## design/flow/constraint.sdc

```tcl
create_clock -name core_clock -period 7.48 [get_ports {clk}]
set_input_delay 1.4960 -clock core_clock [delete_from_list [all_inputs] [get_ports {clk}]]
set_output_delay 1.4960 -clock core_clock [all_outputs]
set_load 0.01 [all_outputs]
```

## design/flow/design.v

```verilog
module full_adder(input a,b,cin,
                  output sum,co);
assign sum=a^b^cin;
assign co=((a&b)||(b&cin)||(cin&a));                 
endmodule
module half_adder(input a,
                  input b,
                  output sum,
                  output carry);
assign sum=a^b;
assign carry=a&b;
endmodule
module mux2_1(input a,b,sel,
              output y);
assign y=sel?b:a;
endmodule
module adder_4bit(input [3:0]a,b,
                  input cin,
                  output [3:0]sum,
                  output co);
wire s1,c1,s2,c2,s3,c3,s4,s11,s44,c4,c11,s22,c22,s33,c33,c44;
full_adder f1(a[0],b[0],1'b0,s1,c1);
full_adder f2(a[1],b[1],c1,s2,c2);
full_adder f3(a[2],b[2],c2,s3,c3);
full_adder f4(a[3],b[3],c3,s4,c4);
full_adder f5(a[0],b[0],1'b1,s11,c11);
full_adder f6(a[1],b[1],c11,s22,c22);
full_adder f7(a[2],b[2],c22,s33,c33);
full_adder f8(a[3],b[3],c33,s44,c44);
mux2_1 m1(s1,s11,cin,sum[0]);
mux2_1 m2(s2,s22,cin,sum[1]);
mux2_1 m3(s3,s33,cin,sum[2]);
mux2_1 m4(s4,s44,cin,sum[3]);
mux2_1 m5(c4,c44,cin,co);
endmodule
module adder_6bit(input [5:0]a,b,
                  input cin,
                  output [5:0]sum,
                  output co);
wire s1,s2,s3,s4,s5,s6,c1,c2,c3,c4,c5,c6;
wire s11,s22,s33,s44,s55,s66,c11,c22,c33,c44,c55,c66;
full_adder f1(a[0],b[0],1'b0,s1,c1);
full_adder f2(a[1],b[1],c1,s2,c2);
full_adder f3(a[2],b[2],c2,s3,c3);
full_adder f4(a[3],b[3],c3,s4,c4);
full_adder f5(a[4],b[4],c4,s5,c5);
full_adder f6(a[5],b[5],c5,s6,c6);
full_adder f7(a[0],b[0],1'b1,s11,c11);
full_adder f8(a[1],b[1],c11,s22,c22);
full_adder f9(a[2],b[2],c22,s33,c33);
full_adder f10(a[3],b[3],c33,s44,c44);
full_adder f11(a[4],b[4],c44,s55,c55);
full_adder f12(a[5],b[5],c55,s66,c66);
mux2_1 m1(s1,s11,cin,sum[0]);
mux2_1 m2(s2,s22,cin,sum[1]);
mux2_1 m3(s3,s33,cin,sum[2]);
mux2_1 m4(s4,s44,cin,sum[3]);
mux2_1 m5(s5,s55,cin,sum[4]);
mux2_1 m6(s6,s66,cin,sum[5]);
mux2_1 m7(c6,c66,cin,co);
endmodule
module adder_8bit(input [7:0] a,b,
                   input cin,
                   output [7:0] sum,
                   output co);
wire s1,s2,s3,s4,s5,s6,s7,s8,c1,c2,c3,c4,c5,c6,c7,c8;
wire s11,s22,s33,s44,s55,s66,s77,s88,c11,c22,c33,c44,c55,c66,c77,c88;
full_adder f10(a[0],b[0],1'b0,s1,c1);
full_adder f20(a[1],b[1],c1,s2,c2);
full_adder f30(a[2],b[2],c2,s3,c3);
full_adder f40(a[3],b[3],c3,s4,c4);
full_adder f50(a[4],b[4],c4,s5,c5);
full_adder f60(a[5],b[5],c5,s6,c6);
full_adder f70(a[6],b[6],c6,s7,c7);
full_adder f80(a[7],b[7],c7,s8,c8);
full_adder f11(a[0],b[0],1'b1,s11,c11);
full_adder f22(a[1],b[1],c11,s22,c22);
full_adder f33(a[2],b[2],c22,s33,c33);
full_adder f44(a[3],b[3],c33,s44,c44);
full_adder f55(a[4],b[4],c44,s55,c55);
full_adder f66(a[5],b[5],c55,s66,c66);
full_adder f77(a[6],b[6],c66,s77,c77);
full_adder f88(a[7],b[7],c77,s88,c88);
mux2_1 m1(s1,s11,cin,sum[0]);
mux2_1 m2(s2,s22,cin,sum[1]);
mux2_1 m3(s3,s33,cin,sum[2]);
mux2_1 m4(s4,s44,cin,sum[3]);
mux2_1 m5(s5,s55,cin,sum[4]);
mux2_1 m6(s6,s66,cin,sum[5]);
mux2_1 m7(s7,s77,cin,sum[6]);
mux2_1 m8(s8,s88,cin,sum[7]);
mux2_1 m9(c8,c88,cin,co);
endmodule
module adder_12bit(input [11:0] a,b,
                   input cin,
                   output [11:0] sum,
                   output co);
wire s1,s2,s3,s4,s5,s6,s7,s8,s9,s10,s11a,s12,c1,c2,c3,c4,c5,c6,c7,c8,c9,c10,c11a,c12;
wire s11,s22,s33,s44,s55,s66,s77,s88,s99,s1010,s1111,s1212;
wire c11,c22,c33,c44,c55,c66,c77,c88,c99,c1010,c1111,c1212;
full_adder f10(a[0],b[0],1'b0,s1,c1);
full_adder f20(a[1],b[1],c1,s2,c2);
full_adder f30(a[2],b[2],c2,s3,c3);
full_adder f40(a[3],b[3],c3,s4,c4);
full_adder f50(a[4],b[4],c4,s5,c5);
full_adder f60(a[5],b[5],c5,s6,c6);
full_adder f70(a[6],b[6],c6,s7,c7);
full_adder f80(a[7],b[7],c7,s8,c8);
full_adder f90(a[8],b[8],c8,s9,c9);
full_adder f100(a[9],b[9],c9,s10,c10);
full_adder f110(a[10],b[10],c10,s11a,c11a);
full_adder f120(a[11],b[11],c11a,s12,c12);
full_adder f11(a[0],b[0],1'b1,s11,c11);
full_adder f22(a[1],b[1],c11,s22,c22);
full_adder f33(a[2],b[2],c22,s33,c33);
full_adder f44(a[3],b[3],c33,s44,c44);
full_adder f55(a[4],b[4],c44,s55,c55);
full_adder f66(a[5],b[5],c55,s66,c66);
full_adder f77(a[6],b[6],c66,s77,c77);
full_adder f88(a[7],b[7],c77,s88,c88);
full_adder f99(a[8],b[8],c88,s99,c99);
full_adder f1010(a[9],b[9],c99,s1010,c1010);
full_adder f1111(a[10],b[10],c1010,s1111,c1111);
full_adder f1212(a[11],b[11],c1111,s1212,c1212);
mux2_1 m1(s1,s11,cin,sum[0]);
mux2_1 m2(s2,s22,cin,sum[1]);
mux2_1 m3(s3,s33,cin,sum[2]);
mux2_1 m4(s4,s44,cin,sum[3]);
mux2_1 m5(s5,s55,cin,sum[4]);
mux2_1 m6(s6,s66,cin,sum[5]);
mux2_1 m7(s7,s77,cin,sum[6]);
mux2_1 m8(s8,s88,cin,sum[7]);
mux2_1 m9(s9,s99,cin,sum[8]);
mux2_1 m10(s10,s1010,cin,sum[9]);
mux2_1 m11(s11a,s1111,cin,sum[10]);
mux2_1 m12(s12,s1212,cin,sum[11]);
mux2_1 m13(c12,c1212,cin,co);
endmodule
module adder_16bit(input [15:0] a,b,
                   input cin,
                   output [15:0] sum,
                   output co);
wire s1,s2,s3,s4,s5,s6,s7,s8,s9,s10,s11a,s12,s13,s14,s15,s16;
wire c1,c2,c3,c4,c5,c6,c7,c8,c9,c10,c11a,c12,c13,c14,c15,c16;
wire s11,s22,s33,s44,s55,s66,s77,s88,s99,s1010,s1111,s1212,s1313,s1414,s1515,s1616;
wire c11,c22,c33,c44,c55,c66,c77,c88,c99,c1010,c1111,c1212,c1313,c1414,c1515,c1616;
full_adder f10(a[0],b[0],1'b0,s1,c1);
full_adder f20(a[1],b[1],c1,s2,c2);
full_adder f30(a[2],b[2],c2,s3,c3);
full_adder f40(a[3],b[3],c3,s4,c4);
full_adder f50(a[4],b[4],c4,s5,c5);
full_adder f60(a[5],b[5],c5,s6,c6);
full_adder f70(a[6],b[6],c6,s7,c7);
full_adder f80(a[7],b[7],c7,s8,c8);
full_adder f90(a[8],b[8],c8,s9,c9);
full_adder f100(a[9],b[9],c9,s10,c10);
full_adder f110(a[10],b[10],c10,s11a,c11a);
full_adder f120(a[11],b[11],c11a,s12,c12);
full_adder f130(a[12],b[12],c12,s13,c13);
full_adder f140(a[13],b[13],c13,s14,c14);
full_adder f150(a[14],b[14],c14,s15,c15);
full_adder f160(a[15],b[15],c15,s16,c16);
full_adder f11(a[0],b[0],1'b1,s11,c11);
full_adder f22(a[1],b[1],c11,s22,c22);
full_adder f33(a[2],b[2],c22,s33,c33);
full_adder f44(a[3],b[3],c33,s44,c44);
full_adder f55(a[4],b[4],c44,s55,c55);
full_adder f66(a[5],b[5],c55,s66,c66);
full_adder f77(a[6],b[6],c66,s77,c77);
full_adder f88(a[7],b[7],c77,s88,c88);
full_adder f99(a[8],b[8],c88,s99,c99);
full_adder f1010(a[9],b[9],c99,s1010,c1010);
full_adder f1111(a[10],b[10],c1010,s1111,c1111);
full_adder f1212(a[11],b[11],c1111,s1212,c1212);
full_adder f1313(a[12],b[12],c1212,s1313,c1313);
full_adder f1414(a[13],b[13],c1313,s1414,c1414);
full_adder f1515(a[14],b[14],c1414,s1515,c1515);
full_adder f1616(a[15],b[15],c1515,s1616,c1616);
mux2_1 m1(s1,s11,cin,sum[0]);
mux2_1 m2(s2,s22,cin,sum[1]);
mux2_1 m3(s3,s33,cin,sum[2]);
mux2_1 m4(s4,s44,cin,sum[3]);
mux2_1 m5(s5,s55,cin,sum[4]);
mux2_1 m6(s6,s66,cin,sum[5]);
mux2_1 m7(s7,s77,cin,sum[6]);
mux2_1 m8(s8,s88,cin,sum[7]);
mux2_1 m9(s9,s99,cin,sum[8]);
mux2_1 m10(s10,s1010,cin,sum[9]);
mux2_1 m11(s11a,s1111,cin,sum[10]);
mux2_1 m12(s12,s1212,cin,sum[11]);
mux2_1 m13(s13,s1313,cin,sum[12]);
mux2_1 m14(s14,s1414,cin,sum[13]);
mux2_1 m15(s15,s1515,cin,sum[14]);
mux2_1 m16(s16,s1616,cin,sum[15]);
mux2_1 m17(c16,c1616,cin,co);
endmodule
module adder_24bit(input [23:0] a,b,
                   input cin,
                   output [23:0] sum,
                   output co);
wire s1,s2,s3,s4,s5,s6,s7,s8,s9,s10,s11a,s12;
wire s13,s14,s15,s16,s17,s18,s19,s20,s21,s222,s23,s24;
wire c1,c2,c3,c4,c5,c6,c7,c8,c9,c10,c11a,c12;
wire c13,c14,c15,c16,c17,c18,c19,c20,c21,c222,c23,c24;
wire s11,s22,s33,s44,s55,s66,s77,s88,s99,s1010,s1111,s1212;
wire s1313,s1414,s1515,s1616,s1717,s1818,s1919,s2020,s2121,s2222,s2323,s2424;
wire c11,c22,c33,c44,c55,c66,c77,c88,c99,c1010,c1111,c1212;
wire c1313,c1414,c1515,c1616,c1717,c1818,c1919,c2020,c2121,c2222,c2323,c2424;
full_adder f10(a[0],b[0],1'b0,s1,c1);
full_adder f20(a[1],b[1],c1,s2,c2);
full_adder f30(a[2],b[2],c2,s3,c3);
full_adder f40(a[3],b[3],c3,s4,c4);
full_adder f50(a[4],b[4],c4,s5,c5);
full_adder f60(a[5],b[5],c5,s6,c6);
full_adder f70(a[6],b[6],c6,s7,c7);
full_adder f80(a[7],b[7],c7,s8,c8);
full_adder f90(a[8],b[8],c8,s9,c9);
full_adder f100(a[9],b[9],c9,s10,c10);
full_adder f110(a[10],b[10],c10,s11a,c11a);
full_adder f120(a[11],b[11],c11a,s12,c12);
full_adder f130(a[12],b[12],c12,s13,c13);
full_adder f140(a[13],b[13],c13,s14,c14);
full_adder f150(a[14],b[14],c14,s15,c15);
full_adder f160(a[15],b[15],c15,s16,c16);
full_adder f170(a[16],b[16],c16,s17,c17);
full_adder f180(a[17],b[17],c17,s18,c18);
full_adder f190(a[18],b[18],c18,s19,c19);
full_adder f200(a[19],b[19],c19,s20,c20);
full_adder f210(a[20],b[20],c20,s21,c21);
full_adder f220(a[21],b[21],c21,s222,c222);
full_adder f230(a[22],b[22],c222,s23,c23);
full_adder f240(a[23],b[23],c23,s24,c24);
full_adder f11(a[0],b[0],1'b1,s11,c11);
full_adder f22(a[1],b[1],c11,s22,c22);
full_adder f33(a[2],b[2],c22,s33,c33);
full_adder f44(a[3],b[3],c33,s44,c44);
full_adder f55(a[4],b[4],c44,s55,c55);
full_adder f66(a[5],b[5],c55,s66,c66);
full_adder f77(a[6],b[6],c66,s77,c77);
full_adder f88(a[7],b[7],c77,s88,c88);
full_adder f99(a[8],b[8],c88,s99,c99);
full_adder f1010(a[9],b[9],c99,s1010,c1010);
full_adder f1111(a[10],b[10],c1010,s1111,c1111);
full_adder f1212(a[11],b[11],c1111,s1212,c1212);
full_adder f1313(a[12],b[12],c1212,s1313,c1313);
full_adder f1414(a[13],b[13],c1313,s1414,c1414);
full_adder f1515(a[14],b[14],c1414,s1515,c1515);
full_adder f1616(a[15],b[15],c1515,s1616,c1616);
full_adder f1717(a[16],b[16],c1616,s1717,c1717);
full_adder f1818(a[17],b[17],c1717,s1818,c1818);
full_adder f1919(a[18],b[18],c1818,s1919,c1919);
full_adder f2020(a[19],b[19],c1919,s2020,c2020);
full_adder f2121(a[20],b[20],c2020,s2121,c2121);
full_adder f2222(a[21],b[21],c2121,s2222,c2222);
full_adder f2323(a[22],b[22],c2222,s2323,c2323);
full_adder f2424(a[23],b[23],c2323,s2424,c2424);
mux2_1 m1(s1,s11,cin,sum[0]);
mux2_1 m2(s2,s22,cin,sum[1]);
mux2_1 m3(s3,s33,cin,sum[2]);
mux2_1 m4(s4,s44,cin,sum[3]);
mux2_1 m5(s5,s55,cin,sum[4]);
mux2_1 m6(s6,s66,cin,sum[5]);
mux2_1 m7(s7,s77,cin,sum[6]);
mux2_1 m8(s8,s88,cin,sum[7]);
mux2_1 m9(s9,s99,cin,sum[8]);
mux2_1 m10(s10,s1010,cin,sum[9]);
mux2_1 m11(s11a,s1111,cin,sum[10]);
mux2_1 m12(s12,s1212,cin,sum[11]);
mux2_1 m13(s13,s1313,cin,sum[12]);
mux2_1 m14(s14,s1414,cin,sum[13]);
mux2_1 m15(s15,s1515,cin,sum[14]);
mux2_1 m16(s16,s1616,cin,sum[15]);
mux2_1 m17(s17,s1717,cin,sum[16]);
mux2_1 m18(s18,s1818,cin,sum[17]);
mux2_1 m19(s19,s1919,cin,sum[18]);
mux2_1 m20(s20,s2020,cin,sum[19]);
mux2_1 m21(s21,s2121,cin,sum[20]);
mux2_1 m22(s222,s2222,cin,sum[21]);
mux2_1 m23(s23,s2323,cin,sum[22]);
mux2_1 m24(s24,s2424,cin,sum[23]);
mux2_1 m25(c24,c2424,cin,co);
endmodule
module mul_2x2(input clk,
               input [1:0]a,b,
               output [3:0]out);           
reg [1:0]clk_a,clk_b;
wire [3:0]temp;
always @(posedge clk)
 begin
  clk_a<=a;
  clk_b<=b;
 end
assign out[0]=clk_a[0]&clk_b[0];
assign temp[0]=clk_a[0]&clk_b[1];
assign temp[1]=clk_a[1]&clk_b[0];
assign temp[2]=clk_a[1]&clk_b[1];
half_adder h1(temp[0],temp[1],out[1],temp[3]);
half_adder h2(temp[3],temp[2],out[2],out[3]);
endmodule
module mul_4x4(input clk,
               input [3:0]a,
               input [3:0]b,
               output [7:0]c);
wire [3:0]q0,q1,q2,q3,q4;
wire [5:0]q5,q6;		
wire [3:0]temp1;
wire [5:0]temp2,temp3,temp4;
reg [3:0]clk_a,clk_b;
always @(posedge clk)
begin
 clk_a<=a;
 clk_b<=b;
end
mul_2x2 m1(clk,clk_a[1:0],clk_b[1:0],q0[3:0]);
mul_2x2 m2(clk,clk_a[3:2],clk_b[1:0],q1[3:0]);
mul_2x2 m3(clk,clk_a[1:0],clk_b[3:2],q2[3:0]);
mul_2x2 m4(clk,clk_a[3:2],clk_b[3:2],q3[3:0]);
assign temp1 ={2'b00,q0[3:2]};
adder_4bit a1(q1[3:0],temp1,1'b0,q4,);
assign temp2 ={2'b00,q2[3:0]};
assign temp3 ={q3[3:0],2'b00};
adder_6bit a2(temp2,temp3,1'b0,q5,);
assign temp4={2'b00,q4[3:0]};
adder_6bit a3(temp4,q5,1'b0,q6,);
assign c[1:0]=q0[1:0];
assign c[7:2]=q6[5:0];
endmodule
module mul_8x8(input clk,
               input [7:0] a,b,
               output [15:0]c);
wire [7:0]q0,q1,q2,q3,q4;
wire [11:0]q5,q6;	
wire [7:0]temp1;
wire [11:0]temp2,temp3,temp4;
reg [7:0]clk_a,clk_b;
always @(posedge clk)
begin
 clk_a<=a;
 clk_b<=b;
end
mul_4x4 mu1(clk,clk_a[3:0],clk_b[3:0],q0[7:0]);
mul_4x4 mu2(clk,clk_a[7:4],clk_b[3:0],q1[7:0]);
mul_4x4 mu3(clk,clk_a[3:0],clk_b[7:4],q2[7:0]);
mul_4x4 mu4(clk,clk_a[7:4],clk_b[7:4],q3[7:0]);
assign temp1 ={4'b0000,q0[7:4]};
adder_8bit a1(q1[7:0],temp1,1'b0,q4,);
assign temp2 ={4'b0000,q2[7:0]};
assign temp3 ={q3[7:0],4'b0000};
adder_12bit a2(temp2,temp3,1'b0,q5,);
assign temp4={4'b0000,q4[7:0]};
adder_12bit a3(temp4,q5,1'b0,q6,);
assign c[3:0]=q0[3:0];
assign c[15:4]=q6[11:0];
endmodule    
module mul_16x16(input clk,
		         input [15:0]a,
                 input [15:0]b,
                 output [31:0]c);
reg [15:0]clk_a,clk_b;
wire [15:0]q0,q1,q2,q3,q4;	
wire [15:0]temp1;
wire [23:0]temp2,temp3,temp4;
wire [23:0]q5,q6;
always @(posedge clk)
 begin
  clk_a<=a;
  clk_b<=b;
 end
mul_8x8 m1(clk,clk_a[7:0],clk_b[7:0],q0[15:0]);
mul_8x8 m2(clk,clk_a[15:8],clk_b[7:0],q1[15:0]);
mul_8x8 m3(clk,clk_a[7:0],clk_b[15:8],q2[15:0]);
mul_8x8 m4(clk,clk_a[15:8],clk_b[15:8],q3[15:0]);
assign temp1 ={8'b0,q0[15:8]};
adder_16bit a1(q1[15:0],temp1,1'b0,q4,);
assign temp2 ={8'b0,q2[15:0]};
assign temp3 ={q3[15:0],8'b0};
adder_24bit a2(temp2,temp3,1'b0,q5,);
assign temp4={8'b0,q4[15:0]};
adder_24bit a3(temp4,q5,1'b0,q6,);
assign c[7:0]=q0[7:0];
assign c[31:8]=q6[23:0];
endmodule
module accumulator(input clk,en,clr,
                   input [31:0]a,
                   output [39:0]c);
reg [39:0]acc;
always @(posedge clk)
 begin
  if (clr)
   acc <= 40'b0;
  else if (en)
  begin 
   acc <= acc + {8'b0,a};
  end
 end
assign c = acc;
endmodule
module mac_unit(input clk,en,clr,
                input [15:0]a,b,
                output [39:0]c);
wire [31:0]temp1;
mul_16x16 m1(clk,a,b,temp1);
accumulator a1(clk,en,clr,temp1,c);
endmodule
```

## design/flow/config.mk

```make
export PLATFORM = sky130hd
export DESIGN_NAME = mac_unit
export DESIGN_NICKNAME = mac_unit
export VERILOG_FILES = /design/flow/design.v
export SDC_FILE = /design/flow/constraint.sdc
export NUM_CORES = 4
export LEC_CHECK = 0
export ABC_AREA = 1
export CAP_MARGIN = 25
export CELL_PAD_IN_SITES_DETAIL_PLACEMENT = 0
export CELL_PAD_IN_SITES_GLOBAL_PLACEMENT = 0
export CORE_MARGIN = 2
export CORE_UTILIZATION = 72
export CTS_CLUSTER_DIAMETER = 97
export CTS_CLUSTER_SIZE = 34
export GPL_ROUTABILITY_DRIVEN = 0
export MAX_ROUTING_LAYER = met4
export PLACE_DENSITY = 0.63
export SETUP_SLACK_MARGIN = 1.93
export SLEW_MARGIN = 0
```

## design/flow/run.sh

```bash
#!/bin/bash
# the make line also repeats each setting of config.mk as NAME=value (left out here)
make -C /OpenROAD-flow-scripts/flow DESIGN_CONFIG=/design/flow/config.mk WORK_HOME=/design/flow/orfs CLKGATE_MAP_FILE= finish
```

==> CHANGELOG.md, run 1 <==
### Physical design

* Outcome: finished with violations
* Fail Reasons: setup timing
* Crit path max fanout at 4
* Top cell area share at a little under a quarter
* Slowest CP cell: fa_1
* Count of library flops with an enable pin at 0
* Drt pass-1 iters at 9
* Gr ovfl total at 0
* First-pass GRT wire length at approximately 80 mm
* # Max-Cap Violations at 0
* CTS sink count at ~170
* CP bufs+invs at 8
* Most used flip-flop cell: dfxtp_1
* Layout area overhead at 21.7%
* Top post-synthesis cells by count: inv_1 (692), nand2_1 (524), ha_1 (264)
* Worst Setup End Kind: flip-flop
* Warnings, synthesis at 5
* Xor+xnor area frac at under 10%
* F_max at roughly 74 MHz
* DRT iter0 DRCs at around 1400
* Endpoints failing setup at 30
* Largest net degree at the start of global routing at ~66
* Minimum clock period at ~14 ns
* Mean Syn Cell Area at 7.62 sq um
* Hold-critical path depth at 0
* Root Buffer: clkbuf_16
* Reg2Reg Launch Point: m1.m2.mu2.m1.clk_b[0]
* DP HPWL at roughly 36 mm
* Post-Synthesis Cell Area at roughly 0.017 sq mm
* HP Start: m1.m4.mu4.clk_b[3]
* Clock transition at path regs at 0.09 ns
* Worst R2R Path Depth at around 58
* Synth Register Bits at 168
* RSZ-0062 raised after global routing: yes
* Cell area leaders: fa_1 (23%), dfxtp_1 (20%), ha_1 (19%)
* CP peak stage delay at between 0.5 and 0.6 ns
* Asr flop ratio synth at 0%
* FP Rows at roughly 56
* Non-filler cells, final at approximately 2700
* Layout Skew at between 0.015 and 0.02 ns
* Gr usage total at 42.3%
* CTS Buf Count at 17
* Critical path's top delay family: adder cells
* Chip Area, Yosys at around 0.017 sq mm
* Placed cells at approximately 2700
* Yosys aoi share at under 10%
* Area of the core at about 0.023 sq mm
* Post-DR wirelength/cell at approximately 19 um
* Floorplan utilization at 73.3%
* Vias in the first global route at approximately 16000
* Initial antenna violation count at 1
* Pre-CTS WS at -5.98 ns
* Top logic family: adder cells
* Die area at 0.0251 sq mm
* Worst Hold End: m1.m3.mu3.m3.clk_b[1]
* Simple share at 17.2%
* Cell type with the largest total area: fa_1
* Clock tree buffer depth at 2
* Worst-Margin Slew at 0.734 ns
* Slew HR at 51.1%
* Top-count cell post-synth: inv_1
* Storage element area at approximately 0.0034 sq mm
* Hold crit path type: reg -> reg
* Number of library cell types mapped by synthesis at 34
* Via count at approximately 15000
* DP Area at between 0.015 and 0.02 sq mm
* Most used cell, CP: fa_2
* PortBufs at roughly 74
* Synth Area in Adders at a little over two fifths
* Clk latency late pin at 0.47 ns
* Net Count, Synth at about 2800
* ANT nets after route at 0
* Final wirelength at about 52 mm
* Drt via density at roughly 5.6
* R2R Setup Slk at -6.03 ns
* Ys cells at 2257
* DRC violations left at 0
* Post-Synthesis Cells at around 2300
* Final Cell Area at around 0.021 sq mm
* Hold Vio Cnt, Final at 0
* CP startpoint kind: flip-flop
* CTS tree: done
* Setup ws final at -6.03 ns
* Final net count at 2879
* Max Slew Vio Count at 0
* Setup crit end: a1.acc[36]
* CP arrival at 13.87 ns
* Die Span X at approximately 160 um
* Die height at about 160 um
* # IOs at 75
* Cell depth of the worst setup path at about 58
* Crit path DRT at 7.83 ns
* Logic area at around 0.012 sq mm
* Crit. Startpoint: m1.m2.mu2.m1.clk_b[0]
* Filler cell count at 1122
* H-tree depth at 4
* Crit Path Category: reg -> reg
* Log Warnings at 31
* Cycle use final at 181%
* Reg-to-Reg End: a1.acc[36]
* Area fraction in mux cells at 0%
* Sequential area share after synthesis at a little under 20%
layer usage:
layer | up-vias | share of wire [%] | track usage, %
met1 | 7192 | 34 | 45.4
li1 | 6702 | - | -
met4 | 0 | 8.7 | 30.8
met5 | - | 0 | -
met3 | 355 | 9.5 | 8.00
met2 | 983 | 47 | 70.3
layout make-up:
cell class                      count  share of cell area [%]
Antenna cell                        1                  0.0120
Timing Repair Buffer              186                    7.78
Sequential cell                   168                    16.1
Clock inverter                     15                    1.01
Clock buffer                       17                    2.03
Tap cell                          319                    1.91
Inverter                          695                    12.5
Multi-Input combinational cell   1318                    58.7
stage by stage:
stage,utilization (%),setup TNS [ns],hold slack [ns]
6_report,89.2,-120.97,0.323
2_1_floorplan,-,-111.63,0.310
3_5_place_dp,83.6,-120.57,0.312
3_3_place_gp,83.6,-113.75,0.310
4_1_cts,88.1,-118.65,0.322
5_1_grt,89.2,-129.97,0.322
repair_timing:
action	CTS	global route
resized	99	51
pin swaps	66	42
hold buffers	0	0
buffers inserted	9	6
endpoints found under the setup margin	32	33
==> inputs of run 2 (changes only) <==
ABC_AREA = not set   (was 1)
CAP_MARGIN = 20   (was 25)
CELL_PAD_IN_SITES_DETAIL_PLACEMENT = not set   (was 0)
CELL_PAD_IN_SITES_GLOBAL_PLACEMENT = 2   (was 0)
CORE_MARGIN = 3   (was 2)
CORE_UTILIZATION = 38   (was 72)
CTS_CLUSTER_DIAMETER = not set   (was 97)
CTS_CLUSTER_SIZE = 22   (was 34)
GPL_ROUTABILITY_DRIVEN = not set   (was 0)
MAX_ROUTING_LAYER = not set   (was met4)
PLACE_DENSITY = not set   (was 0.63)
PLACE_DENSITY_LB_ADDON = 0.21   (was not set)
SETUP_SLACK_MARGIN = 3.27   (was 1.93)
SLEW_MARGIN = 35   (was 0)
clock period = 15.8 ns   (was 7.48 ns; I/O delays follow)
==> run 2 against run 1 <==
  * The run now finishes clean
  * Fmax is 3.3% higher
  * Hold slack worse by 0.0042 ns
  * First-iteration DRC count is 75% lower
  * Final cell count is 20% lower
  * Setup slack better by 8.8 ns
  * Utilization is 44 points lower
  * Critical path depth is 7 lower
  * Count of clock-buffer cells in the layout stayed put
  * Non-clock buffer count is 79 lower
  * Die size is 73% higher
==> CHANGELOG.md, run 2 <==
### Physical design

* Outcome: finished clean
* Post-Synthesis Cells at 1571 (-30%)
* Top-count cell post-synth: inv_1
* Mean Syn Cell Area at 9.93 sq um (+30%)
* Chip Area, Yosys at 0.0156 sq mm (-9.4%)
* Most used flip-flop cell: dfxtp_1
* Number of library cell types mapped by synthesis at 56 (+65%)
* Post-DR wirelength/cell at 15.2 um (-20%)
* Worst-Margin Slew at 0.693 ns (-0.0409 ns)
* Met1 wire length at 16.5 mm (-7.4%)
* Cell depth of the worst setup path at 51 (-12%)
* Cycle use final at 82.8% (-98 points)
* FP Rows at 73 (+30%)
* Log Warnings at 29 (-6.5%)
* Ys cells at 1571 (-30%)
* WL met3 at 1.03 mm (-79%)
* Warnings, synthesis at 5 (unchanged)
* Die Span X at 209 um (+32%)
* Crit path max fanout at 4 (unchanged)
* Simple share at 14.4% (-2.7 points)
* Placed cells at 2138 (-20%)
* Slew HR at 53.7% (+2.7 points)
* Floorplan utilization at 38.9% (-34 points)
* Top cell area share at 24.9% (+2.3 points)
* Root Buffer: clkbuf_16
* RSZ-0062 raised after global routing: yes
* Finished Core Util at 45.5% (-44 points)
* Drt via density at 4.59 (-18%)
* Worst Hold End: m1.m3.clk_b[7]
* Yosys aoi share at 4.39% (+2.0 points)
* Area fraction in mux cells at 1.42% (+1.4 points)
* Endpoints failing setup at 0 (-100%)
* Worst hold margin at 0.319 ns (-0.00422 ns)
* First-pass GRT wire length at 55.2 mm (-29%)
* Worst R2R Path Depth at 51 (-12%)
* CP arrival at 13.40 ns (-0.47 ns)
* Non-filler cells, final at 2186 (-20%)
* Metal2 WL at 15.2 mm (-38%)
* ANT nets after route at 0 (unchanged)
* Minimum clock period at 13.08 ns (-0.433 ns)
* Reg2Reg Launch Point: m1.m2.mu2.m1.clk_b[1]
* DRT iter0 DRCs at 354 (-75%)
* Clock transition at path regs at 0.08 ns (about the same)
* Filler cell count at 3890 (+250%)
* Max Slew Vio Count at 0 (unchanged)
* Hold crit path type: reg -> reg
* H-tree depth at 4 (unchanged)
* Setup crit end: a1.acc[38]
* Post-CTS Hold Buffers at 0 (unchanged)
* CTS tree: done
* Die height at 209 um (+32%)
* Hold-critical path depth at 0 (unchanged)
* CTS Buf Count at 17 (unchanged)
* # IOs at 75 (unchanged)
* Gr usage total at 16.0% (-26 points)
* Clk latency late pin at 0.45 ns (-0.02 ns)
* Largest net degree at the start of global routing at 45 (-32%)
* Setup_tns at 0 ns (+120.97 ns)
* Count of library flops with an enable pin at 0 (unchanged)
* Synth Area in Adders at 46.1% (+4.3 points)
* Final net count at 2142 (-26%)
* Final wirelength at 33.1 mm (-36%)
* Top layer in use: met4
* Cell area leaders: fa_1 (25%), dfxtp_1 (22%), ha_1 (21%)
* Most used cell, CP: fa_2
* Slowest CP cell: fa_2
* Sequential area share after synthesis at 21.6% (+2.0 points)
* Top post-synthesis cells by count: inv_1 (313), ha_1 (264), and2_1 (244)
* # Max-Cap Violations at 0 (unchanged)
* Initial antenna violation count at 0 (-1)
* Clock tree buffer depth at 2 (unchanged)
* CP startpoint kind: flip-flop
* CP bufs+invs at 6 (-2)
* PortBufs at 74 (unchanged)
* HP Start: m1.clk_b[15]
* F_max at 76.5 MHz (+3.3%)
* Critical path's top delay family: adder cells
* Layout area overhead at 17.1%
* Synth Register Bits at 168 (unchanged)
* Vias in the first global route at 10491 (-35%)
* DRC violations left at 0 (unchanged)
* CTS sink count at 168 (unchanged)
* Top logic family: adder cells
* Xor+xnor area frac at 3.37% (+1.1 points)
* GPL Wtd Cong at between 0.8 and 0.9
* Layout Skew at 0.0105 ns (-0.00620 ns)
* Area of the core at 0.0401 sq mm (+71%)
* Crit path DRT at 16.12 ns (+8.29 ns)
* DP HPWL at 26.6 mm (-26%)
* Ant. Diodes at 0 (-1)
* Via count at 10023 (-34%)
* Asr flop ratio synth at 0% (unchanged)
* Worst Setup End Kind: flip-flop
* R2R Setup Slk at 2.72 ns (+8.75 ns)
* Gr ovfl total at 0 (unchanged)
* Crit. Startpoint: m1.m2.mu2.m1.clk_b[1]
* CP peak stage delay at 0.55 ns (+0.04 ns)
* Die area at 0.0435 sq mm (+73%)
* Drt pass-1 iters at 4 (-5)
* Hold Vio Cnt, Final at 0 (unchanged)
* Cell type with the largest total area: fa_1
* Net Count, Synth at 2064 (-25%)
* Crit Path Category: reg -> reg
* Post-Synthesis Cell Area at 0.0156 sq mm (-9.4%)
* Reg-to-Reg End: a1.acc[38]
==> run 2: layout make-up <==
cell class	count	area [sq um]	area share, %
clock inverter	14	209	1.14
multi-input combinational	1042	11400	62.6
sequential	168	3380	18.5
timing repair buffer	107	987	5.41
tap	525	657	3.60
inverter	313	1170	6.43
clock buffer	17	425	2.33
==> run 2: routing by layer <==
metal	GRT usage, %	up-vias
met5	0	-
met1	22.8	4857
met2	25.8	105
met4	3.81	0
li1	-	5045
met3	2.43	16
==> run 2: stage by stage <==
stage	setup WS [ns]	instance area [sq um]
floorplan	3.02	15900
global placement	2.65	17200
detailed placement	2.53	17200
CTS	2.74	18100
global route	2.32	18300
finish	2.72	18300
==> run 2: what timing repair did <==
action | in CTS | in global routing
setup endpoints to repair | 14 | 15
buffers inserted | 12 | 5
gates resized | 36 | 39
pin swaps | 16 | 22
==> inputs of run 3 (changes only) <==
ABC_AREA = 1   (was not set)
CAP_MARGIN = 25   (was 20)
CELL_PAD_IN_SITES_DETAIL_PLACEMENT = 0   (was not set)
CELL_PAD_IN_SITES_GLOBAL_PLACEMENT = 0   (was 2)
CORE_MARGIN = 2   (was 3)
CORE_UTILIZATION = 72   (was 38)
CTS_CLUSTER_DIAMETER = 97   (was not set)
CTS_CLUSTER_SIZE = 34   (was 22)
GPL_ROUTABILITY_DRIVEN = 0   (was not set)
HOLD_SLACK_MARGIN = 0.27   (was not set)
MAX_ROUTING_LAYER = met4   (was not set)
PLACE_DENSITY_LB_ADDON = 0.01   (was 0.21)
SETUP_SLACK_MARGIN = -0.46   (was 3.27)
SLEW_MARGIN = 40   (was 35)
clock period = 12.3 ns   (was 15.8 ns; I/O delays follow)
==> run 3 against run 2 <==
  * The layout now fails its checks (setup timing)
  * Die size fell by 42%
  * Global-route usage rose by 21 points
  * Setup slack got worse by 3.9 ns
  * Critical endpoint is now a1.acc[37]
==> CHANGELOG.md, run 3 <==
### Physical design

* DRC violations left at 0 (unchanged)
* Root Buffer: clkbuf_16
* Mean Syn Cell Area at 7.62 sq um (-23%)
* Crit path max fanout at 4 (unchanged)
* Asr flop ratio synth at 0% (unchanged)
* DP HPWL at 33.4 mm (+25%)
* Via count at 13899 (+39%)
* Placed cells at 2636 (+23%)
* Top post-synthesis cells by count: inv_1 (692), nand2_1 (524), ha_1 (264)
* Worst Hold End: m1.m1.mu4.clk_a[3]
* Xor+xnor area frac at 2.29% (-1.1 points)
* Area fraction in mux cells at 0% (-1.4 points)
* Synth Register Bits at 168 (unchanged)
* Gr ovfl total at 0 (unchanged)
* R2R Setup Slk at -1.18 ns (-3.91 ns)
* Chip Area, Yosys at 0.0172 sq mm (+10%)
* Filler cell count at 1452 (-63%)
* # Max-Cap Violations at 0 (unchanged)
* Cell area leaders: fa_1 (23%), dfxtp_1 (20%), ha_1 (19%)
* Met3 global-route usage at 5.63% (+3.2 points)
* Grt peak-use layer: met2
* F_max at 74.2 MHz (-3.0%)
* Warnings, synthesis at 5 (unchanged)
* ANT nets after route at 0 (unchanged)
* Drt pass-1 iters at 7 (+3)
* Post-DR wirelength/cell at 16.1 um (+6.0%)
* Worst R2R Path Depth at 58 (+14%)
* GRT met2 Usage at 62.1% (+36 points)
* Finished Core Util at 83.9% (+38 points)
* Cell depth of the worst setup path at 58 (+14%)
* Clk latency late pin at 0.45 ns (about the same)
* Area of the core at 0.0235 sq mm (-41%)
* Minimum clock period at 13.48 ns (+0.405 ns)
* Worst-Margin Slew at 0.792 ns (+0.0989 ns)
* Cell type with the largest total area: fa_1
* Number of library cell types mapped by synthesis at 34 (-39%)
* DRT iter0 DRCs at 1197 (+240%)
* Hold crit path type: reg -> reg
* Non-filler cells, final at 2670 (+22%)
* CTS tree: done
* Post-Synthesis Cells at 2257 (+44%)
* FP Rows at 56 (-23%)
* Drt via density at 5.21 (+14%)
* Max Slew Vio Count at 0 (unchanged)
* Layout Skew at 0.0131 ns (+0.00258 ns)
* Outcome: finished with violations
* Top logic family: adder cells
* Crit. Startpoint: m1.m3.mu3.m3.clk_a[1]
* Vias in the first global route at 14441 (+38%)
* Die Span X at 159 um (-24%)
* Initial antenna violation count at 0 (unchanged)
* Slowest CP cell: fa_2
* Slew HR at 47.1% (-6.6 points)
* PortBufs at 74 (unchanged)
* Ant. Diodes at 0 (unchanged)
* Final net count at 2831 (+32%)
* H-tree depth at 4 (unchanged)
* Most used cell, CP: fa_2
* Worst Setup End Kind: flip-flop
* Crit path DRT at 12.65 ns (-3.47 ns)
* Count of library flops with an enable pin at 0 (unchanged)
* First-pass GRT wire length at 69.0 mm (+25%)
* Gr usage total at 37.0% (+21 points)
* CP bufs+invs at 8 (+2)
* HP Start: m1.m3.clk_a[7]
* Reg2Reg Launch Point: m1.m3.mu3.m3.clk_a[1]
* Die height at 159 um (-24%)
* Met1 Use GR at 43.3% (+20 points)
* Yosys aoi share at 2.39% (-2.0 points)
* Endpoints failing setup at 15 (+15)
* Pre-CTS WS at -1.08 ns (-3.61 ns)
* Net Count, Synth at 2750 (+33%)
* CP arrival at 13.84 ns (+0.44 ns)
* Final wirelength at 42.9 mm (+30%)
* Critical path's top delay family: adder cells
* Setup ws final at -1.18 ns (-3.91 ns)
* Reg-to-Reg End: a1.acc[37]
* CTS sink count at 168 (unchanged)
* # IOs at 75 (unchanged)
* Crit Path Category: reg -> reg
* Hold Vio Cnt, Final at 0 (unchanged)
* Top-count cell post-synth: inv_1
* Die area at 0.0251 sq mm (-42%)
* CP startpoint kind: flip-flop
* Post-Synthesis Cell Area at 0.0172 sq mm (+10%)
* Top cell area share at 22.6% (-2.3 points)
* Clock transition at path regs at 0.09 ns (about the same)
* Post-CTS Hold Buffers at 0 (unchanged)
* Simple share at 17.2% (+2.7 points)
* Log Warnings at 29 (unchanged)
* Cycle use final at 110% (+27 points)
* Fail Reasons: setup timing
* Setup crit end: a1.acc[37]
* Hold-critical path depth at 0 (unchanged)
* Largest net degree at the start of global routing at 66 (+47%)
* Ys cells at 2257 (+44%)
* Clock tree buffer depth at 2 (unchanged)
* Most used flip-flop cell: dfxtp_1
* Sequential area share after synthesis at 19.5% (-2.0 points)
* CP peak stage delay at 0.56 ns (about the same)
* Synth Area in Adders at 41.8% (-4.3 points)
* CTS Buf Count at 17 (unchanged)
* Layout area overhead at 14.4%
* Floorplan utilization at 73.3% (+34 points)
* RSZ-0062 raised after global routing: yes
==> run 3: area by class of cell <==
cell class | instances | area (sq um) | area share, %
clock buffers | 17 | 425 | 2.16
clock inverters | 15 | 206 | 1.05
inverters | 695 | 2610 | 13.3
multi-input cells | 1318 | 11500 | 58.2
flip-flops and latches | 168 | 3370 | 17.1
well taps | 319 | 399 | 2.03
repair buffers | 138 | 1220 | 6.18
==> run 3: per-stage QoR <==
stage / instance area (sq um) / hold WS, ns / setup TNS (ns)
3_5_place_dp: 18800 / 0.312 / -11.29
6_report: 19700 / 0.321 / -10.60
2_1_floorplan: 17500 / 0.310 / -6.55
3_3_place_gp: 18800 / 0.310 / -7.74
5_1_grt: 19700 / 0.324 / -16.27
4_1_cts: 19500 / 0.323 / -10.72
==> run 3: repair_timing <==
action	in CTS	in global routing
gates resized	22	53
setup endpoints to repair	11	15
pin swaps	10	17
buffers inserted	2	1
==> run 3: metal layers <==
layer | up-vias | routed length [um]
li1 | 6603 | -
met1 | 6546 | 16400
met2 | 563 | 21200
met3 | 187 | 2970
met4 | 0 | 2400
met5 | - | 0
==> inputs of run 4 (changes only) <==
CAP_MARGIN = 0   (was 25)
CORE_ASPECT_RATIO = 0.93   (was not set)
CTS_CLUSTER_SIZE = 100   (was 34)
HOLD_SLACK_MARGIN = -0.1   (was 0.27)
MAX_ROUTING_LAYER = met5   (was met4)
PLACE_DENSITY = 0.63   (was not set)
PLACE_DENSITY_LB_ADDON = not set   (was 0.01)
SETUP_SLACK_MARGIN = -0.82   (was -0.46)
clock period = 12.0 ns   (was 12.3 ns; I/O delays follow)
==> run 4 against run 3 <==
  * The layout still fails its checks (setup timing)
  * Clock skew increased by 0.0073 ns
  * Via count decreased by 0.60%
  * Setup slack got worse by 0.12 ns
  * Register-to-register slack got worse by 0.12 ns
  * Synthesized cell count unchanged
  * Area after synthesis unchanged
  * Final cell count decreased by 0.19%
  * Fmax increased by 1.4%
==> CHANGELOG.md, run 4 <==
### Physical design

* Met1 Use GR at 45.9% (+2.6 points)
* Xor+xnor area frac at 2.29% (unchanged)
* CTS sink count at 168 (unchanged)
* Reg-to-Reg End: a1.acc[37]
* Die Span X at 164 um (+3.6%)
* Hold Vio Cnt, Final at 0 (unchanged)
* Slowest CP cell: fa_2
* Worst Hold End: m1.m3.clk_a[6]
* Worst Setup End Kind: flip-flop
* CP arrival at 13.65 ns (-0.19 ns)
* Ys cells at 2257 (unchanged)
* FP Rows at 54 (-3.6%)
* Log Warnings at 31 (+6.9%)
* Slew HR at 50.4% (+3.3 points)
* Met3 global-route usage at 4.64% (-0.99 points)
* Worst R2R Path Depth at 58 (unchanged)
* Largest net degree at the start of global routing at 66 (unchanged)
* Minimum clock period at 13.30 ns (-0.182 ns)
* Chip Area, Yosys at 0.0172 sq mm (unchanged)
* Top-count cell post-synth: inv_1
* CTS Buf Count at 17 (unchanged)
* CP startpoint kind: flip-flop
* RSZ-0062 raised after global routing: yes
* Top cell area share at 22.6% (unchanged)
* Mean Syn Cell Area at 7.62 sq um (unchanged)
* PortBufs at 74 (unchanged)
* Cell depth of the worst setup path at 58 (unchanged)
* Count of library flops with an enable pin at 0 (unchanged)
* Die area at 0.0251 sq mm (about the same)
* Post-Synthesis Cells at 2257 (unchanged)
* Outcome: finished with violations
* Most used cell, CP: fa_2
* Clock tree buffer depth at 2 (unchanged)
* HP Start: m1.clk_a[6]
* Endpoints failing setup at 16 (+1)
* Most used flip-flop cell: dfxtp_1
* Reg2Reg Launch Point: m1.m3.mu3.m3.clk_a[1]
* DP HPWL at 33.3 mm (-0.16%)
* # Max-Cap Violations at 0 (unchanged)
* Hold crit path type: reg -> reg
* Grt peak-use layer: met2
* Crit path max fanout at 4 (unchanged)
* Max Slew Vio Count at 0 (unchanged)
* F_max at 75.2 MHz (+1.4%)
* Top post-synthesis cells by count: inv_1 (692), nand2_1 (524), ha_1 (264)
* Net Count, Synth at 2750 (unchanged)
* Root Buffer: clkbuf_16
* Synth Area in Adders at 41.8% (unchanged)
* Cell area leaders: fa_1 (23%), dfxtp_1 (20%), ha_1 (19%)
* Filler cell count at 1492 (+2.8%)
* Post-DR wirelength/cell at 15.8 um (-1.8%)
* Setup crit end: a1.acc[37]
* Floorplan utilization at 73.4% (+0.086 points)
* Drt via density at 5.18 (-0.41%)
* Asr flop ratio synth at 0% (unchanged)
* Via count at 13816 (-0.60%)
* Setup ws final at -1.30 ns (-0.118 ns)
* CP peak stage delay at 0.55 ns (about the same)
* Die height at 153 um (-3.5%)
* Drt pass-1 iters at 5 (-2)
* # IOs at 75 (unchanged)
* Area of the core at 0.0234 sq mm (-0.12%)
* Top logic family: adder cells
* Final net count at 2837 (+0.21%)
* Sequential area share after synthesis at 19.5% (unchanged)
* Gr ovfl total at 0 (unchanged)
* Post-CTS Hold Buffers at 0 (unchanged)
* Crit path DRT at 12.35 ns (-0.30 ns)
* Vias in the first global route at 14125 (-2.2%)
* Fail Reasons: setup timing
* First-pass GRT wire length at 68.2 mm (-1.0%)
* GRT met2 Usage at 59.1% (-3.1 points)
* Crit. Startpoint: m1.m3.mu3.m3.clk_a[1]
* Crit Path Category: reg -> reg
* Initial antenna violation count at 0 (unchanged)
* Cycle use final at 111% (+1.2 points)
* Final wirelength at 42.1 mm (-1.9%)
* Setup_tns at -13.69 ns (-3.09 ns)
* Yosys aoi share at 2.39% (unchanged)
* CTS tree: done
* Synth Register Bits at 168 (unchanged)
* Layout area overhead at 13.9%
* Gr usage total at 35.3% (-1.8 points)
* Area fraction in mux cells at 0% (unchanged)
* CP bufs+invs at 8 (unchanged)
* ANT nets after route at 0 (unchanged)
* DRC violations left at 0 (unchanged)
* Critical path's top delay family: adder cells
* Layout Skew at 0.0204 ns (+0.00726 ns)
* R2R Setup Slk at -1.30 ns (-0.12 ns)
* Number of library cell types mapped by synthesis at 34 (unchanged)
* Simple share at 17.2% (unchanged)
* DRT iter0 DRCs at 1091 (-8.9%)
* Clock transition at path regs at 0.09 ns (about the same)
* Warnings, synthesis at 5 (unchanged)
* Ant. Diodes at 0 (unchanged)
* Cell type with the largest total area: fa_1
* H-tree depth at 4 (unchanged)
* Clk latency late pin at 0.47 ns (+0.02 ns)
* Hold-critical path depth at 0 (unchanged)
* Worst-Margin Slew at 0.743 ns (-0.0493 ns)
* Post-Synthesis Cell Area at 0.0172 sq mm (unchanged)
[run 4: final cells by class]
class	count	area (sq um)	area share [%]
flip-flops and latches	168	3370	17.2
clock inverters	15	179	0.913
well taps	308	385	1.97
clock buffers	17	425	2.17
multi-input cells	1318	11400	58.0
repair buffers	144	1260	6.45
inverters	695	2610	13.3
[run 4: repair_timing]
action,in CTS,in global routing
cloned,0,0
endpoints found under the setup margin,10,14
resized,3,54
setup buffers,0,1
pin swaps,10,27
[run 4: metal layers]
layer  share of wire, %  wire (um)
met1                 41      17300
met2                 48      20000
met3                7.3       3060
met4                4.1       1730
met5                  0          0
[run 4: per-stage QoR]
step	hold WS, ns	setup slack (ns)	util, %	cells	instance area, sq um
2_1_floorplan	0.310	-1.05	-	2257	17500
3_3_place_gp	0.310	-1.09	80.2	2632	18800
3_5_place_dp	0.312	-1.29	80.2	2632	18800
4_1_cts	0.325	-1.34	82.8	2664	19400
5_1_grt	0.323	-1.77	83.6	2665	19600
6_report	0.323	-1.30	83.6	2665	19600
==> inputs of run 5 (changes only) <==
CAP_MARGIN = 20   (was 0)
CELL_PAD_IN_SITES_DETAIL_PLACEMENT = 2   (was 0)
CELL_PAD_IN_SITES_GLOBAL_PLACEMENT = 3   (was 0)
CORE_ASPECT_RATIO = 0.65   (was 0.93)
CORE_UTILIZATION = 17   (was 72)
CTS_CLUSTER_DIAMETER = not set   (was 97)
CTS_CLUSTER_SIZE = 78   (was 100)
GPL_TIMING_DRIVEN = 1   (was not set)
HOLD_SLACK_MARGIN = 0.23   (was -0.1)
MAX_ROUTING_LAYER = not set   (was met5)
MIN_ROUTING_LAYER = met2   (was not set)
PLACE_DENSITY = not set   (was 0.63)
PLACE_DENSITY_LB_ADDON = 0.16   (was not set)
SETUP_SLACK_MARGIN = not set   (was -0.82)
SLEW_MARGIN = 35   (was 40)
TNS_END_PERCENT = 40   (was not set)
clock period = 13.5 ns   (was 12.0 ns; I/O delays follow)
==> run 5 against run 4 <==
  * Still fails the layout checks on setup timing
  * Final cell count grew 40%
  * Area after synthesis is the same
  * Fmax shrank 2.1%
  * Die size grew to 4.1 times the previous value
  * Global-route usage shrank 15 points
  * Count of clock-buffer cells in the layout is the same
  * Setup slack gained 1.2 ns
  * Synthesized cell count is the same
  * Register-to-register slack gained 1.2 ns
  * Critical endpoint is now a1.acc[33]
  * Highest routed layer is now met5
==> CHANGELOG.md, run 5 <==
### Physical design

* PortBufs at 74 (unchanged)
* CTS tree: done
* Filler cell count at 11689 (+680%)
* Die Span X at 399 um (+140%)
* Crit path DRT at 13.93 ns (+1.58 ns)
* Floorplan utilization at 17.1% (-56 points)
* Crit Path Category: reg -> reg
* GRT met2 Usage at 18.7% (-40 points)
* Via count at 18503 (+34%)
* Number of library cell types mapped by synthesis at 34 (unchanged)
* Grt peak-use layer: met3
* Cell type with the largest total area: fa_1
* Reg-to-Reg End: a1.acc[33]
* DP HPWL at 56.3 mm (+69%)
* Clock tree buffer depth at 2 (unchanged)
* RSZ-0062 raised after global routing: yes
* Met3 global-route usage at 34.9% (+30 points)
* Crit path max fanout at 4 (unchanged)
* DP Area at 0.0200 sq mm (+6.4%)
* Synth Register Bits at 168 (unchanged)
* Cell area leaders: fa_1 (23%), dfxtp_1 (20%), ha_1 (19%)
* CTS sink count at 168 (unchanged)
* Log Warnings at 28 (-9.7%)
* Sequential area share after synthesis at 19.5% (unchanged)
* Pre-CTS WS at -0.925 ns (+0.370 ns)
* Layout Skew at 0.0332 ns (+0.0128 ns)
* Post-DR wirelength/cell at 18.1 um (+15%)
* Yosys aoi share at 2.39% (unchanged)
* Top-count cell post-synth: inv_1
* ANT nets after route at 0 (unchanged)
* Post-Synthesis Cells at 2257 (unchanged)
* Area fraction in mux cells at 0% (unchanged)
* Clk latency late pin at 0.54 ns (+0.07 ns)
* Final wirelength at 67.3 mm (+60%)
* Mean Syn Cell Area at 7.62 sq um (unchanged)
* Setup_tns at -0.440 ns (+13.25 ns)
* Clock transition at path regs at 0.09 ns (about the same)
* Worst-Margin Slew at 0.876 ns (+0.133 ns)
* Most used cell, CP: fa_2
* Hold-critical path depth at 0 (unchanged)
* Area of the core at 0.101 sq mm (+330%)
* Critical path's top delay family: adder cells
* Final net count at 2848 (+0.39%)
* Simple share at 17.2% (unchanged)
* Gr ovfl total at 0 (unchanged)
* Cell depth of the worst setup path at 59 (+1.7%)
* Initial antenna violation count at 0 (unchanged)
* Synth Area in Adders at 41.8% (unchanged)
* Slowest CP cell: fa_2
* Root Buffer: clkbuf_16
* CP startpoint kind: flip-flop
* F_max at 73.6 MHz (-2.1%)
* Met1 Use GR at 0% (-46 points)
* Largest net degree at the start of global routing at 65 (-1.5%)
* Most used flip-flop cell: dfxtp_1
* Die height at 260 um (+70%)
* Minimum clock period at 13.59 ns (+0.292 ns)
* Hold crit path type: reg -> reg
* Max Slew Vio Count at 0 (unchanged)
* CTS Buf Count at 17 (unchanged)
* Storage element area at 0.00337 sq mm (about the same)
* # Max-Cap Violations at 0 (unchanged)
* # IOs at 75 (unchanged)
* Slew HR at 41.5% (-8.9 points)
* Endpoints failing setup at 6 (-10)
* Worst Hold End: m1.m4.mu4.clk_b[0]
* Count of library flops with an enable pin at 0 (unchanged)
* Final Cell Area at 0.0211 sq mm (+7.4%)
* FP Rows at 94 (+74%)
* CP peak stage delay at 0.53 ns (-0.02 ns)
* Top logic family: adder cells
* DRT iter0 DRCs at 1129 (+3.5%)
* Worst R2R Path Depth at 59 (+1.7%)
* Asr flop ratio synth at 0% (unchanged)
* Setup ws final at -0.0943 ns (+1.21 ns)
* R2R Setup Slk at -0.09 ns (+1.21 ns)
* Ys cells at 2257 (unchanged)
* Hold Vio Cnt, Final at 0 (unchanged)
* Top post-synthesis cells by count: inv_1 (692), nand2_1 (524), ha_1 (264)
* Chip Area, Yosys at 0.0172 sq mm (unchanged)
* Layout area overhead at 22.4%
* Logic area at 0.0114 sq mm (about the same)
* Cycle use final at 101% (-10 points)
* CP bufs+invs at 9 (+1)
* Die area at 0.104 sq mm (+310%)
* H-tree depth at 4 (unchanged)
* Fail Reasons: setup timing
* Gr usage total at 20.4% (-15 points)
* Xor+xnor area frac at 2.29% (unchanged)
* Drt via density at 4.97 (-4.1%)
* Warnings, synthesis at 5 (unchanged)
* Top cell area share at 22.6% (unchanged)
* Post-Synthesis Cell Area at 0.0172 sq mm (unchanged)
* Reg2Reg Launch Point: m1.m2.mu2.m1.clk_b[1]
* Drt pass-1 iters at 5 (unchanged)
* Vias in the first global route at 23564 (+67%)
* Setup crit end: a1.acc[33]
* Crit. Startpoint: m1.m2.mu2.m1.clk_b[1]
* HP Start: m1.m3.clk_b[4]
* Worst Setup End Kind: flip-flop
* First-pass GRT wire length at 99.7 mm (+46%)
* Outcome: finished with violations
* DRC violations left at 0 (unchanged)
* Net Count, Synth at 2750 (unchanged)
* CP arrival at 14.02 ns (+0.37 ns)
[run 5: timing repair]
action / 4_1_cts / 5_1_grt
endpoints found under the setup margin: 13 / 15
buffers inserted: 0 / 2
pin swaps: 33 / 14
hold buffers: 0 / 0
resized: 70 / 34
[run 5: cell type report]
cell class              count  share of cell area (%)
diodes                      8                  0.0951
inverters                 695                    12.4
repair buffers            155                    6.49
clock inverters            15                   0.992
multi-input cells        1318                    54.0
clock buffers              17                    2.02
well taps                1344                    7.99
flip-flops and latches    168                    16.0
[run 5: through the flow]
step           cells  util [%]  hold slack, ns
3_5_place_dp    3678      19.8           0.314
2_1_floorplan   2257         -           0.310
4_1_cts         3710      20.7           0.307
5_1_grt         3712      20.9           0.324
3_3_place_gp    3678      19.8           0.310
6_report        3720      20.9           0.312
[run 5: per-layer routing]
layer	vias up	routed length, um
met4	16	943
met1	7013	0
met3	90	34600
met5	-	1040
li1	6623	-
met2	4761	30700
==> inputs of run 6 (changes only) <==
ABC_AREA = not set   (was 1)
CAP_MARGIN = 35   (was 20)
CELL_PAD_IN_SITES_DETAIL_PLACEMENT = not set   (was 2)
CELL_PAD_IN_SITES_GLOBAL_PLACEMENT = not set   (was 3)
CORE_ASPECT_RATIO = 0.93   (was 0.65)
CORE_MARGIN = 8   (was 2)
CORE_UTILIZATION = 61   (was 17)
CTS_CLUSTER_DIAMETER = 310   (was not set)
CTS_CLUSTER_SIZE = 98   (was 78)
GPL_TIMING_DRIVEN = not set   (was 1)
HOLD_SLACK_MARGIN = 0.28   (was 0.23)
MIN_ROUTING_LAYER = not set   (was met2)
PLACE_DENSITY = 0.41   (was not set)
PLACE_DENSITY_LB_ADDON = not set   (was 0.16)
SETUP_SLACK_MARGIN = 0.01   (was not set)
SLEW_MARGIN = 20   (was 35)
TNS_END_PERCENT = 5   (was 40)
==> run 6 against run 5 <==
  * The run now finishes clean
  * First-iteration DRC count fell by 55%
  * Non-clock buffer count down 36
  * Die size down 70%
  * Clock skew decreased by 0.016 ns
  * Sequential cell count unchanged
  * Register-to-register slack better by 0.25 ns
  * Hold slack improved by 0.0014 ns
  * Utilization rose by 49 points
  * Design area down 16%
  * Critical path type unchanged
  * Largest cell class unchanged
==> CHANGELOG.md, run 6 <==
### Physical design

* Final net count at 2154 (-24%)
* Most used cell, CP: fa_2
* Hold-critical path depth at 0 (unchanged)
* Met1 Use GR at 29.7% (+30 points)
* Root Buffer: clkbuf_16
* H-tree depth at 4 (unchanged)
* R2R Setup Slk at 0.15 ns (+0.25 ns)
* Slowest CP cell: fa_2
* Largest net degree at the start of global routing at 45 (-31%)
* Yosys aoi share at 4.39% (+2.0 points)
* Mean Syn Cell Area at 9.93 sq um (+30%)
* CP peak stage delay at 0.55 ns (+0.02 ns)
* Hold crit path type: reg -> reg
* Top post-synthesis cells by count: inv_1 (313), ha_1 (264), and2_1 (244)
* Filler cell count at 2035 (-83%)
* Synth Area in Adders at 46.1% (+4.3 points)
* Clock transition at path regs at 0.09 ns (about the same)
* Reg2Reg Launch Point: m1.m2.mu2.m1.clk_b[1]
* Simple share at 14.4% (-2.7 points)
* CP arrival at 13.66 ns (-0.36 ns)
* Setup crit end: a1.acc[38]
* Worst-Margin Slew at 0.718 ns (-0.158 ns)
* Via count at 10321 (-44%)
* Chip Area, Yosys at 0.0156 sq mm (-9.4%)
* CP startpoint kind: flip-flop
* Grt peak-use layer: met2
* Ys cells at 1571 (-30%)
* Clk latency late pin at 0.44 ns (-0.10 ns)
* HP Start: m1.m3.clk_a[5]
* Asr flop ratio synth at 0% (unchanged)
* Initial antenna violation count at 0 (unchanged)
* Area of the core at 0.0252 sq mm (-75%)
* Drt via density at 5.18 (+4.2%)
* F_max at 74.9 MHz (+1.9%)
* Ant. Diodes at 0 (-8)
* Worst R2R Path Depth at 52 (-12%)
* Met3 global-route usage at 3.79% (-31 points)
* FP Rows at 56 (-40%)
* Hold Vio Cnt, Final at 0 (unchanged)
* Layout area overhead at 13.1%
* Cycle use final at 98.9% (-1.8 points)
* Area fraction in mux cells at 1.42% (+1.4 points)
* # IOs at 75 (unchanged)
* Net Count, Synth at 2064 (-25%)
* Log Warnings at 29 (+3.6%)
* Finished Core Util at 70.1% (+49 points)
* Clock tree buffer depth at 2 (unchanged)
* Post-Synthesis Cell Area at 0.0156 sq mm (-9.4%)
* Cell depth of the worst setup path at 52 (-12%)
* Sequential area share after synthesis at 21.6% (+2.0 points)
* Cell type with the largest total area: fa_1
* CP bufs+invs at 7 (-2)
* DRT iter0 DRCs at 513 (-55%)
* Die Span X at 182 um (-54%)
* Post-DR wirelength/cell at 15.9 um (-12%)
* Slew HR at 52.1% (+11 points)
* CTS tree: done
* GRT met2 Usage at 37.2% (+19 points)
* Outcome: finished clean
* Crit path max fanout at 3 (-1)
* Top logic family: adder cells
* Die area at 0.0309 sq mm (-70%)
* DRC violations left at 0 (unchanged)
* DP Area at 0.0169 sq mm (-16%)
* Floorplan utilization at 62.0% (+45 points)
* Xor+xnor area frac at 3.37% (+1.1 points)
* Number of library cell types mapped by synthesis at 56 (+65%)
* Drt pass-1 iters at 6 (+1)
* Critical path's top delay family: adder cells
* Layout Skew at 0.0168 ns (-0.0163 ns)
* Reg-to-Reg End: a1.acc[38]
* Crit. Startpoint: m1.m2.mu2.m1.clk_b[1]
* Post-Synthesis Cells at 1571 (-30%)
* CTS sink count at 168 (unchanged)
* DP HPWL at 25.6 mm (-55%)
* Cell area leaders: fa_1 (25%), dfxtp_1 (22%), ha_1 (21%)
* Crit path DRT at 13.82 ns (-0.11 ns)
* CTS Buf Count at 17 (unchanged)
* Crit Path Category: reg -> reg
* Worst Hold End: m1.m1.mu4.clk_a[1]
* PortBufs at 74 (unchanged)
* ANT nets after route at 0 (unchanged)
* Top cell area share at 24.9% (+2.3 points)
* Endpoints failing setup at 0 (-6)
* Top-count cell post-synth: inv_1
* Vias in the first global route at 11235 (-52%)
* # Max-Cap Violations at 0 (unchanged)
* Max Slew Vio Count at 0 (unchanged)
* Die height at 170 um (-35%)
* Most used flip-flop cell: dfxtp_1
* Synth Register Bits at 168 (unchanged)
* Count of library flops with an enable pin at 0 (unchanged)
* Gr ovfl total at 0 (unchanged)
* Final Cell Area at 0.0176 sq mm (-16%)
* Gr usage total at 22.2% (+1.8 points)
* Worst Setup End Kind: flip-flop
* Warnings, synthesis at 5 (unchanged)
* Minimum clock period at 13.35 ns (-0.249 ns)
* RSZ-0062 raised after global routing: yes
* Final wirelength at 31.7 mm (-53%)
* First-pass GRT wire length at 55.2 mm (-45%)
run 6: layer usage:
metal,vias up,part of all wire (%)
met1,5051,49
met4,0,1.5
met2,167,46
met5,-,0
li1,5071,-
met3,32,3.9
run 6: per-stage QoR:
step | std cells | worst slack [ns] | setup TNS, ns | hold WS (ns)
6_report | 1992 | 0.155 | 0 | 0.313
5_1_grt | 1992 | -0.428 | -2.11 | 0.316
4_1_cts | 1991 | 0.0547 | 0 | 0.312
3_5_place_dp | 1960 | -0.386 | -2.56 | 0.312
3_3_place_gp | 1960 | -0.166 | -0.729 | 0.310
2_1_floorplan | 1571 | 0.0389 | 0 | 0.310
run 6: final cells by class:
cell class | count | area (sq um) | area share, %
timing repair buffer | 119 | 1070 | 6.09
sequential | 168 | 3360 | 19.1
multi-input combinational | 1042 | 11000 | 62.6
tap | 319 | 399 | 2.26
inverter | 313 | 1170 | 6.66
clock inverter | 14 | 159 | 0.901
clock buffer | 17 | 425 | 2.41
run 6: what timing repair did:
action / CTS / global route
endpoints found under the setup margin: 10 / 10
pin swaps: 6 / 6
endpoints found under the hold margin: 0 / 0
resized: 17 / 22
setup buffers: 0 / 1
hold buffers: 0 / 0
